Design Top, start of the top module:
module Top(
	input  clk,
	input  rst,
	output pwm_left_out,
	output pwm_right_out,
	output [3:0] ctr_dir_out,
	output [2:0] led,
	input  [1:0]hwsignal,
	output [1:0]leds_hw,
	output wire [2:0] led_pwm_ctr,
	output Trig,
	input Echo,
	output En_tag,
	output csb_En_negedge,
	input Rx,
	output Tx,
	output [7:0] data,
	output [7:0] seg_slect
    );
Size: roughly 2400 cells after synthesis, roughly 17000 sq um of cells after synthesis.
export LEC_CHECK = 0
export ABC_AREA = 1
export CAP_MARGIN = 15
export CELL_PAD_IN_SITES_GLOBAL_PLACEMENT = 0
export CORE_MARGIN = 2
export CORE_UTILIZATION = 72
export CTS_CLUSTER_DIAMETER = 346
export CTS_CLUSTER_SIZE = 13
export GPL_TIMING_DRIVEN = 1
export HOLD_SLACK_MARGIN = 0.29
export PLACE_DENSITY = 0.79
export SLEW_MARGIN = 20
create_clock -name core_clock -period 3.37 [get_ports {clk}]
run.sh (not shown) runs the stock make flow with config.mk's settings and CLKGATE_MAP_FILE=.
The first run did not get past clock tree synthesis (4_1_cts), error DPL-0038.
Rerun with:
==> flow/config.mk (replaced) <==
export PLATFORM = sky130hd
export DESIGN_NAME = Top
export DESIGN_NICKNAME = Top
export VERILOG_FILES = /design/flow/design.v
export SDC_FILE = /design/flow/constraint.sdc
export NUM_CORES = 4
export LEC_CHECK = 0
export ABC_AREA = 1
export CAP_MARGIN = 20
export CORE_MARGIN = 2
export CORE_UTILIZATION = 70
export PLACE_DENSITY = 0.6
export SLEW_MARGIN = 20
==> flow/constraint.sdc (replaced) <==
create_clock -name core_clock -period 5.6 [get_ports {clk}]
set_input_delay 1.1200 -clock core_clock [delete_from_list [all_inputs] [get_ports {clk}]]
set_output_delay 1.1200 -clock core_clock [all_outputs]
set_load 0.01 [all_outputs]
With this change the flow produced a clean layout.
Synthesized area stays the same.
Synthesized cell count stays the same.
Die size goes up by a few percent.
Rerun with:
--- a/flow/config.mk
+++ b/flow/config.mk
@@ -10,4 +10,6 @@
 export CORE_MARGIN = 2
-export CORE_UTILIZATION = 70
-export PLACE_DENSITY = 0.6
+export CORE_UTILIZATION = 72
+export CTS_CLUSTER_SIZE = 73
+export MAX_ROUTING_LAYER = met4
+export PLACE_DENSITY = 0.35
 export SLEW_MARGIN = 20
==> flow/constraint.sdc (replaced) <==
create_clock -name core_clock -period 4.99 [get_ports {clk}]
set_input_delay 0.9980 -clock core_clock [delete_from_list [all_inputs] [get_ports {clk}]]
set_output_delay 0.9980 -clock core_clock [all_outputs]
set_load 0.01 [all_outputs]
The new run produced a layout that fails on negative setup slack; global-route usage climbs by 12 points; die size drops by 2.7%; routed wire length climbs by 96%; first-iteration DRC count climbs to 4.7 times its value; design area climbs by 13%.
Rerun with:
--- a/flow/config.mk
+++ b/flow/config.mk
@@ -11,5 +11,5 @@
 export CORE_UTILIZATION = 72
-export CTS_CLUSTER_SIZE = 73
-export MAX_ROUTING_LAYER = met4
-export PLACE_DENSITY = 0.35
-export SLEW_MARGIN = 20
+export CTS_CLUSTER_SIZE = 75
+export PLACE_DENSITY = 0.67
+export SETUP_SLACK_MARGIN = -0.25
+export SLEW_MARGIN = 5
Result: The changed run completed and failed the layout checks on negative setup slack. Final cell count shrinks by 0.72%. Global-route usage decreases by 3.3 points. Final area went down by 2.3%. Power decreases by about 5%. Wire length is lower by 27%. Clock-buffer cell count increases by 1. Area after synthesis is unchanged. Worst setup slack gains 1.5 ns. Via count decreases by about 14%.


Top again, from the RTL that the note above started with.
clock: 4.99 ns
lec_check: 0
abc_area: 1
cap_margin: 20
core_margin: 2
core_utilization: 72
cts_cluster_diameter: 379
cts_cluster_size: 15
setup_slack_margin: -0.25
slew_margin: 5
The starting point ran to the end with violations: negative setup slack.
Change:
ABC_AREA = default   (was 1)
CORE_UTILIZATION = 40   (was 72)
CTS_CLUSTER_DIAMETER = default   (was 379)
CTS_CLUSTER_SIZE = default   (was 15)
PLACE_DENSITY = 0.6   (was default)
SETUP_SLACK_MARGIN = default   (was -0.25)
SLEW_MARGIN = 20   (was 5)
clock period = 8.99 ns   (was 4.99 ns; I/O delays follow)
What happened: The new run passed the timing, design-rule and antenna checks; count of clock-buffer cells in the layout climbs by 17; sequential share of layout area is higher by 3.2 points; via count goes down by 22%; worst setup slack gets better by 1.6 ns; area after synthesis decreases by 2.5%; non-clock buffer count falls by 210; first-iteration DRC count is lower by 50%.
Change:
CORE_UTILIZATION = 66   (was 40)
PLACE_DENSITY = default   (was 0.6)
SETUP_SLACK_MARGIN = 1.51   (was default)
clock period = 5.79 ns   (was 8.99 ns; I/O delays follow)
What happened: Now the flow completed and failed the layout checks on negative setup slack; via count went up by 26%; area after synthesis is unchanged; die size is lower by 39%; clock skew falls by 0.0076 ns; worst setup slack gets worse by 2.0 ns; cell count came out higher by 2.2%; total power came out higher by 59%; core utilization came out higher by 44 points.
Change:
CORE_UTILIZATION = 72   (was 66)
PLACE_DENSITY_LB_ADDON = 0.0   (was default)
SETUP_SLACK_MARGIN = 1.3   (was 1.51)
clock period = 4.43 ns   (was 5.79 ns; I/O delays follow)
What happened: Now the flow ended with an error in clock tree synthesis (4_1_cts). Synthesized area does not change. Die size drops by 8.1%. Synthesized cell count is unchanged.
Change:
ABC_AREA = 1   (was default)
CTS_CLUSTER_DIAMETER = 193   (was default)
CTS_CLUSTER_SIZE = 10   (was default)
PLACE_DENSITY = 0.6   (was default)
PLACE_DENSITY_LB_ADDON = default   (was 0.0)
SETUP_SLACK_MARGIN = -0.37   (was 1.3)
clock period = 3.78 ns   (was 4.43 ns; I/O delays follow)
The new run never finished: it broke off in clock tree synthesis (4_1_cts) on DPL-0033.
Die area climbs by 2.5%.
Synthesized cell count goes up by 20%.
Synthesized area climbs by 2.6%.
Change:
CTS_CLUSTER_DIAMETER = 379   (was 193)
CTS_CLUSTER_SIZE = 73   (was 10)
MAX_ROUTING_LAYER = met4   (was default)
PLACE_DENSITY = 0.95   (was 0.6)
SETUP_SLACK_MARGIN = default   (was -0.37)
clock period = 4.99 ns   (was 3.78 ns; I/O delays follow)
With this change the flow never finished: it broke off in global routing (5_1_grt).
Die size stays the same.
Synthesized area does not change.
Synthesized cell count is unchanged.
Power figures rest on the tool's default switching activity, not on a simulated workload.
